== run 1 ==
## FIR_low_pass_filter
module FIR_low_pass_filter(
	input clk,
	input rst,
	input [7:0]FIR_IN,
	output reg [16:0]FIR_OUT
);
Size in the first run: about 1300 cells after synthesis, roughly 200 flip-flops.
make LEC_CHECK=0 CAP_MARGIN=20 CORE_ASPECT_RATIO=0.93 CORE_MARGIN=2 CORE_UTILIZATION=72 CTS_CLUSTER_DIAMETER=390 CTS_CLUSTER_SIZE=49 HOLD_SLACK_MARGIN=0.29 PLACE_DENSITY_LB_ADDON=0.0 SETUP_SLACK_MARGIN=1.07 SLEW_MARGIN=5 TNS_END_PERCENT=5 finish   # period 3.77 ns
run.sh (not shown) runs the stock make flow with config.mk's settings and CLKGATE_MAP_FILE=.
Every stage of run 1 finished as expected; the final checks, on the other hand, flagged setup timing, which means the layout fails.
Edits applied to the flow inputs when going from run 1 to run 2:
==> flow/config.mk <==
export PLATFORM = sky130hd
export DESIGN_NAME = FIR_low_pass_filter
export DESIGN_NICKNAME = FIR_low_pass_filter
export VERILOG_FILES = /design/flow/design.v
export SDC_FILE = /design/flow/constraint.sdc
export NUM_CORES = 4
export LEC_CHECK = 0
export CAP_MARGIN = 20
export CORE_MARGIN = 2
export CORE_UTILIZATION = 72
export SLEW_MARGIN = 20
==> flow/constraint.sdc <==
create_clock -name core_clock -period 3.05 [get_ports {clk}]
set_input_delay 0.6100 -clock core_clock [delete_from_list [all_inputs] [get_ports {clk}]]
set_output_delay 0.6100 -clock core_clock [all_outputs]
set_load 0.01 [all_outputs]
- Delta (run 2 minus run 1): setup slack after layout now sits lower; routed wire length now sits higher; final critical-path required period now sits higher; number of DRC markers after the initial detailed-route iteration now sits higher.
- In run 2 the implementation completed, yet the final layout does not meet the checks, the culprit being setup timing.
The inputs of run 3 differ from those of run 2 as listed below.
diff --git a/flow/config.mk b/flow/config.mk
--- a/flow/config.mk
+++ b/flow/config.mk
@@ -10,0 +11,2 @@
+export PLACE_DENSITY = 0.35
+export SETUP_SLACK_MARGIN = 0.88
### Flow results
- Nothing crashed in run 2 and all stages finished; the problem is that the final layout failed, the offending checks being setup timing.
- Run 3 | ERROR | global routing
- The yosys stat chip area of run 3 and that of run 2 are within noise of each other.
- Diff run 2..run 3 | xor-xnor portion of the synthesized cell area | unchanged
- Diff run 2 -> run 3 | placement-stage cell area | increase of about 1.8%
- From run 2 to run 3, number of buffers on the longest clock path did not move at all.
- Diff run 3..run 2 | number of buffers inserted by hold repair at cts | unchanged
- Diff run 3..run 2 | horizontal extent of the die | unchanged
- Going from run 2 to run 3, worst slack at placement grows by 7.4 ps.
- The buffer count from post-CTS setup fixing in run 3 sits 14 above the value recorded for run 2.
- Run 3 vs run 2 — count of instances resized after the clock tree is built climbed by more than half
- Looking at routability congestion estimate from global placement, run 3 sits 0.92% above run 2.
- Run 3 vs run 2, post-DP HPWL went up by 5.5%.
The inputs of run 4 differ from those of run 3 as listed below.
diff --git a/flow/config.mk b/flow/config.mk
--- a/flow/config.mk
+++ b/flow/config.mk
@@ -11,2 +11,2 @@
-export PLACE_DENSITY = 0.35
-export SETUP_SLACK_MARGIN = 0.88
+export CTS_CLUSTER_DIAMETER = 391
+export CTS_CLUSTER_SIZE = 98
==> flow/constraint.sdc <==
create_clock -name core_clock -period 7.0 [get_ports {clk}]
set_input_delay 1.4000 -clock core_clock [delete_from_list [all_inputs] [get_ports {clk}]]
set_output_delay 1.4000 -clock core_clock [all_outputs]
set_load 0.01 [all_outputs]
Run 4 finished end to end and its layout was clean on timing, DRC and antenna. Die size essentially unchanged between run 4 and run 3. As far as number of enable-type register cells in the synthesized netlist goes, run 4 and run 3 are indistinguishable; the numbers are identical. Row standard cell area after detailed placement: run 4 lower / run 3 higher. Relative to run 3, cell resize tally after clock tree synthesis has decreased by 210 in run 4. Post-CTS setup repair buffer count: run 4 < run 3.

FIR_low_pass_filter again, from the RTL that the note above started with.
Settings: LEC_CHECK=0, ABC_AREA=0, CAP_MARGIN=30, CELL_PAD_IN_SITES_DETAIL_PLACEMENT=1, CELL_PAD_IN_SITES_GLOBAL_PLACEMENT=2, CORE_ASPECT_RATIO=1.92, CORE_MARGIN=9, CORE_UTILIZATION=40, CTS_CLUSTER_DIAMETER=293, CTS_CLUSTER_SIZE=32, GPL_ROUTABILITY_DRIVEN=1, HOLD_SLACK_MARGIN=0.09, MAX_ROUTING_LAYER=met5, MIN_ROUTING_LAYER=met2, PLACE_DENSITY_LB_ADDON=0.26, SETUP_SLACK_MARGIN=0.55, SLEW_MARGIN=40, TNS_END_PERCENT=15; clock period 4.02 ns.
The baseline finished but fails on setup timing.
Then changed:
==> flow/config.mk (replaced) <==
export PLATFORM = sky130hd
export DESIGN_NAME = FIR_low_pass_filter
export DESIGN_NICKNAME = FIR_low_pass_filter
export VERILOG_FILES = /design/flow/design.v
export SDC_FILE = /design/flow/constraint.sdc
export NUM_CORES = 4
export LEC_CHECK = 0
export CAP_MARGIN = 20
export CORE_MARGIN = 2
export CORE_UTILIZATION = 40
export SLEW_MARGIN = 20
==> flow/constraint.sdc (replaced) <==
create_clock -name core_clock -period 4.56 [get_ports {clk}]
set_input_delay 0.9120 -clock core_clock [delete_from_list [all_inputs] [get_ports {clk}]]
set_output_delay 0.9120 -clock core_clock [all_outputs]
set_load 0.01 [all_outputs]
Result: Now the flow passed the timing, design-rule and antenna checks; clock skew hardly moves; cell count decreases by 1.1%.
Then changed:
==> flow/constraint.sdc (replaced) <==
create_clock -name core_clock -period 7.0 [get_ports {clk}]
set_input_delay 1.4000 -clock core_clock [delete_from_list [all_inputs] [get_ports {clk}]]
set_output_delay 1.4000 -clock core_clock [all_outputs]
set_load 0.01 [all_outputs]
After rerunning:
- The new run went through all stages and came out clean
- synthesized area stays the same
- wire length goes up by 0.91%
- synthesized cell count stays the same
- critical path depth stays the same
- count of clock-buffer cells in the layout stays the same
- maximum frequency goes down by 3.5%
- via count goes down by 0.91%
- worst setup slack gains 2.3 ns
